==> raven <==
Design ALU_16_bit, start of the top module:
module ALU_16_bit(
input wire [15:0] A,
input wire [15:0] B,
input wire [3:0] ALU_FUN,
input wire clk,
output reg [15:0] ALU_OUT,
output reg Carry_Flag,
output reg Arith_Flag,
output reg Logic_Flag,
output reg CMP_Flag,
output reg Shift_Flag
);
reg [15:0] ALU_OUT_Comb;
always @ (*)
 begin
  Arith_Flag = 0;
  Logic_Flag = 0;
  CMP_Flag = 0;
  Shift_Flag = 0;
  Carry_Flag = 0;
  case (ALU_FUN)
    4'b0000: begin
	          {Carry_Flag, ALU_OUT_Comb} = A + B;
	          Arith_Flag = 1; 
			 end
	4'b0001: begin 
	          {Carry_Flag, ALU_OUT_Comb} = A - B;
	          Arith_Flag = 1;
 			 end
	4'b0010: begin 
	          ALU_OUT_Comb = A * B;
	          Arith_Flag = 1; 
			 end
	4'b0011: begin
	          if (B != 16'b0)
	           begin
			    ALU_OUT_Comb = A / B;
				Arith_Flag = 1;
			   end
			  else
			   begin
			    ALU_OUT_Comb = 16'b0;
				Arith_Flag = 1;
			   end
			 end
	4'b0100: begin 
	          ALU_OUT_Comb = A & B;
	          Logic_Flag = 1; 
			 end
	4'b0101: begin
	          ALU_OUT_Comb = A | B;
	          Logic_Flag = 1;
			 end
	4'b0110: begin 
	          ALU_OUT_Comb = ~ (A & B);
	          Logic_Flag = 1;
			 end
	4'b0111: begin
	          ALU_OUT_Comb = ~ (A | B);
	          Logic_Flag = 1;
			 end
	4'b1000: begin
	          ALU_OUT_Comb = A ^ B;
  ...
export LEC_CHECK = 0
export ABC_AREA = 1
export CAP_MARGIN = 20
export CELL_PAD_IN_SITES_GLOBAL_PLACEMENT = 2
export CORE_ASPECT_RATIO = 0.64
export CORE_MARGIN = 8
export CORE_UTILIZATION = 37
export CTS_CLUSTER_DIAMETER = 112
export GPL_ROUTABILITY_DRIVEN = 0
export GPL_TIMING_DRIVEN = 0
export HOLD_SLACK_MARGIN = 0.13
export MAX_ROUTING_LAYER = met5
export MIN_ROUTING_LAYER = met1
export PLACE_DENSITY = 0.47
export SLEW_MARGIN = 35
export TNS_END_PERCENT = 30
create_clock -name core_clock -period 32.2 [get_ports {clk}]
run.sh (not shown) runs the stock make flow with config.mk's settings and CLKGATE_MAP_FILE=.
==> cedar (differences from raven) <==
==> flow/config.mk (replaced) <==
export PLATFORM = sky130hd
export DESIGN_NAME = ALU_16_bit
export DESIGN_NICKNAME = ALU_16_bit
export VERILOG_FILES = /design/flow/design.v
export SDC_FILE = /design/flow/constraint.sdc
export NUM_CORES = 4
export LEC_CHECK = 0
export CAP_MARGIN = 20
export CELL_PAD_IN_SITES_GLOBAL_PLACEMENT = 3
export CORE_ASPECT_RATIO = 0.95
export CORE_MARGIN = 2
export CORE_UTILIZATION = 40
export GPL_TIMING_DRIVEN = 0
export SLEW_MARGIN = 30
export TNS_END_PERCENT = 10
==> flow/constraint.sdc (replaced) <==
create_clock -name core_clock -period 31.0 [get_ports {clk}]
set_input_delay 6.2000 -clock core_clock [delete_from_list [all_inputs] [get_ports {clk}]]
set_output_delay 6.2000 -clock core_clock [all_outputs]
set_load 0.01 [all_outputs]
==> results <==
                                                          raven       cedar
Chip area estimate from yosys synthesis                14300 um^2  14100 um^2
Effective utilization at floorplan                          37.5%       40.3%
Transition time at the pin with the least slew margin    0.955 ns     1.17 ns
Number of DRC markers in iteration 0                         1190        1399
Outcome                          no timing/DRC/antenna violations  no timing/DRC/antenna violations
Arrival time at the worst endpoint                       30.49 ns    30.32 ns
Distinct cell type count of the synthesized netlist            63          93
MUX share of area                                              0%       2.72%
Final Instance Count excl. Fillers                           2859        2588
Register share of the cell area                             1.94%       1.75%
Met2 WL post-DR                                           22.6 mm     28.6 mm
Count of cells resized by post-cts repair                      28         193
Tot GR Track Use                                            25.3%       33.0%
Final non-filler cell area                             16500 um^2  18300 um^2
Multi-input gates                                            1748        1649
Synth top area share                                        20.7%       20.9%
Required arrival time at the worst endpoint              32.36 ns    31.15 ns
Most congested layer reported by global routing              met1        met2
FILL cells                                                   4170        3509
Via Count                                                   15.2k       15.9k
Count of standard-cell rows                                    57          67
Met3 wire len                                             3.94 mm     4.93 mm


==> v8: inputs <==
==> flow/design.v <==
module ALU_16_bit(
input wire [15:0] A,
input wire [15:0] B,
input wire [3:0] ALU_FUN,
input wire clk,
output reg [15:0] ALU_OUT,
output reg Carry_Flag,
output reg Arith_Flag,
output reg Logic_Flag,
output reg CMP_Flag,
output reg Shift_Flag
);
reg [15:0] ALU_OUT_Comb;
always @ (*)
 begin
  Arith_Flag = 0;
  Logic_Flag = 0;
  CMP_Flag = 0;
  Shift_Flag = 0;
  Carry_Flag = 0;
  case (ALU_FUN)
    4'b0000: begin
	          {Carry_Flag, ALU_OUT_Comb} = A + B;
	          Arith_Flag = 1; 
			 end
	4'b0001: begin 
	          {Carry_Flag, ALU_OUT_Comb} = A - B;
	          Arith_Flag = 1;
 			 end
	4'b0010: begin 
	          ALU_OUT_Comb = A * B;
	          Arith_Flag = 1; 
			 end
	4'b0011: begin
	          if (B != 16'b0)
	           begin
			    ALU_OUT_Comb = A / B;
				Arith_Flag = 1;
			   end
			  else
			   begin
			    ALU_OUT_Comb = 16'b0;
				Arith_Flag = 1;
			   end
			 end
	4'b0100: begin 
	          ALU_OUT_Comb = A & B;
	          Logic_Flag = 1; 
			 end
	4'b0101: begin
	          ALU_OUT_Comb = A | B;
	          Logic_Flag = 1;
			 end
	4'b0110: begin 
	          ALU_OUT_Comb = ~ (A & B);
	          Logic_Flag = 1;
			 end
	4'b0111: begin
	          ALU_OUT_Comb = ~ (A | B);
	          Logic_Flag = 1;
			 end
	4'b1000: begin
	          ALU_OUT_Comb = A ^ B;
	          Logic_Flag = 1;
			 end
	4'b1001: begin 
	          ALU_OUT_Comb = ~ (A ^ B);
	          Logic_Flag = 1;
			 end
	4'b1010: begin
	          if (A == B)
	           begin
			    ALU_OUT_Comb = 16'b1;
				CMP_Flag = 1;
			   end
			  else
			   begin
			    ALU_OUT_Comb = 16'b0;
				CMP_Flag = 1;
			   end
			 end
	4'b1011: begin
	          if (A > B)
	           begin
			    ALU_OUT_Comb = 16'b10;
				CMP_Flag = 1;
			   end
			  else
			   begin
			    ALU_OUT_Comb = 16'b0;
				CMP_Flag = 1;
			   end
			 end
	4'b1100: begin
	          if (A < B)
	           begin
			    ALU_OUT_Comb = 16'b11;
				CMP_Flag = 1;
			   end
			  else
			   begin
			    ALU_OUT_Comb = 16'b0;
				CMP_Flag = 1;
			   end
			 end
	4'b1101: begin 
	          ALU_OUT_Comb = A >> 1 ;
	          Shift_Flag = 1;
			 end
	4'b1110: begin
           	  ALU_OUT_Comb = A << 1 ;
	          Shift_Flag = 1;
			 end
	default: ALU_OUT_Comb = 16'b0;
  endcase
 end
always @ (posedge clk)
 begin
  ALU_OUT <= ALU_OUT_Comb;
 end 
endmodule
==> flow/run.sh <==
#!/bin/bash
# the make line also repeats each setting of config.mk as NAME=value (left out here)
make -C /OpenROAD-flow-scripts/flow DESIGN_CONFIG=/design/flow/config.mk WORK_HOME=/design/flow/orfs CLKGATE_MAP_FILE= finish
==> flow/config.mk <==
export PLATFORM = sky130hd
export DESIGN_NAME = ALU_16_bit
export DESIGN_NICKNAME = ALU_16_bit
export VERILOG_FILES = /design/flow/design.v
export SDC_FILE = /design/flow/constraint.sdc
export NUM_CORES = 4
export LEC_CHECK = 0
export ABC_AREA = 1
export CAP_MARGIN = 25
export CELL_PAD_IN_SITES_GLOBAL_PLACEMENT = 0
export CORE_MARGIN = 2
export CORE_UTILIZATION = 71
export CTS_CLUSTER_DIAMETER = 112
export CTS_CLUSTER_SIZE = 74
export HOLD_SLACK_MARGIN = -0.09
export MAX_ROUTING_LAYER = met5
export SLEW_MARGIN = 20
==> flow/constraint.sdc <==
create_clock -name core_clock -period 25.2 [get_ports {clk}]
set_input_delay 5.0400 -clock core_clock [delete_from_list [all_inputs] [get_ports {clk}]]
set_output_delay 5.0400 -clock core_clock [all_outputs]
set_load 0.01 [all_outputs]
==> v4: changes against v8 <==
ABC_AREA = unset   (was 1)
CAP_MARGIN = 20   (was 25)
CELL_PAD_IN_SITES_GLOBAL_PLACEMENT = unset   (was 0)
CORE_UTILIZATION = 59   (was 71)
CTS_CLUSTER_DIAMETER = unset   (was 112)
CTS_CLUSTER_SIZE = unset   (was 74)
HOLD_SLACK_MARGIN = unset   (was -0.09)
MAX_ROUTING_LAYER = unset   (was met5)
==> flow/constraint.sdc (replaced) <==
create_clock -name core_clock -period 15.5 [get_ports {clk}]
set_input_delay 3.1000 -clock core_clock [delete_from_list [all_inputs] [get_ports {clk}]]
set_output_delay 3.1000 -clock core_clock [all_outputs]
set_load 0.01 [all_outputs]
==> v27: changes against v8 <==
CAP_MARGIN = 15   (was 25)
CELL_PAD_IN_SITES_GLOBAL_PLACEMENT = unset   (was 0)
CORE_UTILIZATION = 55   (was 71)
CTS_CLUSTER_DIAMETER = 338   (was 112)
CTS_CLUSTER_SIZE = 98   (was 74)
GPL_ROUTABILITY_DRIVEN = 0   (was unset)
GPL_TIMING_DRIVEN = 0   (was unset)
HOLD_SLACK_MARGIN = unset   (was -0.09)
MAX_ROUTING_LAYER = unset   (was met5)
PLACE_DENSITY = 0.6   (was unset)
TNS_END_PERCENT = 15   (was unset)
==> flow/constraint.sdc (replaced) <==
create_clock -name core_clock -period 31.0 [get_ports {clk}]
set_input_delay 6.2000 -clock core_clock [delete_from_list [all_inputs] [get_ports {clk}]]
set_output_delay 6.2000 -clock core_clock [all_outputs]
set_load 0.01 [all_outputs]
==> qor summary <==
quantity                                                               v27              v4                    v8
Post-synth design cell area                                    14270 sq um     14130 sq um           14270 sq um
Initial core utilization                                            0.5634          0.6020                0.7284
Total number of H-tree levels                                            1               1                     -
Max Root-Sink Buffers                                                    2               2                     -
Number of standard cells reported by yosys                            2265            1930                  2265
Number of placed instances with taps included                         2652            2723                  2965
Hold-fix buffers at CTS                                                  0               0                     -
Synth Net Count                                                       2620            2285                  2620
Post-CTS Resized                                                        27             213                     -
Number of buffers created by CTS                                         3               3                     -
Total number of placement rows                                          58              56                    51
Clock sink count                                                        16              16                     -
Buffer cell driving the clock tree root                          clkbuf_16       clkbuf_16                     -
Instance area at placement                                     15250 sq um     19300 sq um           18780 sq um
Post-synthesis share of cell area spent on xor and xnor gates      0.05279         0.07004               0.05279
Die outline height                                                165.1 um        158.8 um              145.8 um
Dominant cell by count in the synthesized netlist                  nand2_1            ha_1               nand2_1
Post-synth mux share                                                     0         0.02718                     0
Area share of and/or/nand/nor cells after synthesis                 0.3074          0.2044                0.3074
Post-synthesis compound-gate area fraction                          0.1599          0.2778                0.1599
Status                                    no timing/DRC/antenna violations  did not finish        did not finish
Last stage reached                                                       -  global routing  clock tree synthesis
Synthesized-area fraction occupied by adder cells                   0.3220          0.3251                0.3220


==> inputs of v14 <==
RTL: the design.v shown in full above, as it stands there.
clock: 31.0 ns
lec_check: 0
abc_area: 1
cap_margin: 40
core_margin: 9
core_utilization: 68
cts_cluster_diameter: 204
cts_cluster_size: 65
gpl_routability_driven: 0
gpl_timing_driven: 0
place_density: 0.41
slew_margin: 20
tns_end_percent: 20
==> v24 (differences from v14) <==
- ABC_AREA: 1 -> unset
- CAP_MARGIN: 40 -> 20
- CORE_MARGIN: 9 -> 2
- CORE_UTILIZATION: 68 -> 72
- CTS_CLUSTER_DIAMETER: 204 -> unset
- CTS_CLUSTER_SIZE: 65 -> unset
- GPL_ROUTABILITY_DRIVEN: 0 -> unset
- GPL_TIMING_DRIVEN: 0 -> unset
- PLACE_DENSITY: 0.41 -> unset
- TNS_END_PERCENT: 20 -> unset
==> flow/constraint.sdc (replaced) <==
create_clock -name core_clock -period 39.2 [get_ports {clk}]
set_input_delay 7.8400 -clock core_clock [delete_from_list [all_inputs] [get_ports {clk}]]
set_output_delay 7.8400 -clock core_clock [all_outputs]
set_load 0.01 [all_outputs]
==> v15 (differences from v14) <==
- CAP_MARGIN: 40 -> 20
- CELL_PAD_IN_SITES_DETAIL_PLACEMENT: unset -> 1
- CELL_PAD_IN_SITES_GLOBAL_PLACEMENT: unset -> 1
- CORE_ASPECT_RATIO: unset -> 1.36
- CORE_MARGIN: 9 -> 2
- CORE_UTILIZATION: 68 -> 40
- CTS_CLUSTER_DIAMETER: 204 -> 324
- CTS_CLUSTER_SIZE: 65 -> unset
- GPL_ROUTABILITY_DRIVEN: 0 -> unset
- GPL_TIMING_DRIVEN: 0 -> unset
- HOLD_SLACK_MARGIN: unset -> -0.03
- MAX_ROUTING_LAYER: unset -> met4
- PLACE_DENSITY: 0.41 -> unset
- PLACE_DENSITY_LB_ADDON: unset -> 0.09
- TNS_END_PERCENT: 20 -> 10
==> v29 (differences from v14) <==
- ABC_AREA: 1 -> unset
- CAP_MARGIN: 40 -> 20
- CORE_MARGIN: 9 -> 2
- CORE_UTILIZATION: 68 -> 57
- CTS_CLUSTER_DIAMETER: 204 -> unset
- CTS_CLUSTER_SIZE: 65 -> unset
- GPL_ROUTABILITY_DRIVEN: 0 -> unset
- GPL_TIMING_DRIVEN: 0 -> unset
- PLACE_DENSITY: 0.41 -> unset
- SETUP_SLACK_MARGIN: unset -> 5.0
- TNS_END_PERCENT: 20 -> unset
==> flow/constraint.sdc (replaced) <==
create_clock -name core_clock -period 28.4 [get_ports {clk}]
set_input_delay 5.6800 -clock core_clock [delete_from_list [all_inputs] [get_ports {clk}]]
set_output_delay 5.6800 -clock core_clock [all_outputs]
set_load 0.01 [all_outputs]
==> notes <==
- v29 failed in global routing on GRT-0232. v15 completed without violations. v24 produced a clean layout. v14 finished with timing, DRC and antenna clean.
- Between v24 and v15, the lower cell count is in v24 (gap about 22%, measured against v15).
- Critical path depth: v14 > v15 > v24.
- First-iteration DRC count, lowest first: v15, v14, v24.
- Setup slack, lowest first: v14, v24, v15.
- Clock power, lowest first: v24, v14, v15.
- Between v14 and v24, the lower utilization is in v24 (gap 2.0 points).
- Count of clock-buffer cells in the layout is the same in v24 and v14.
Power figures rest on the tool's default switching activity, not on a simulated workload.
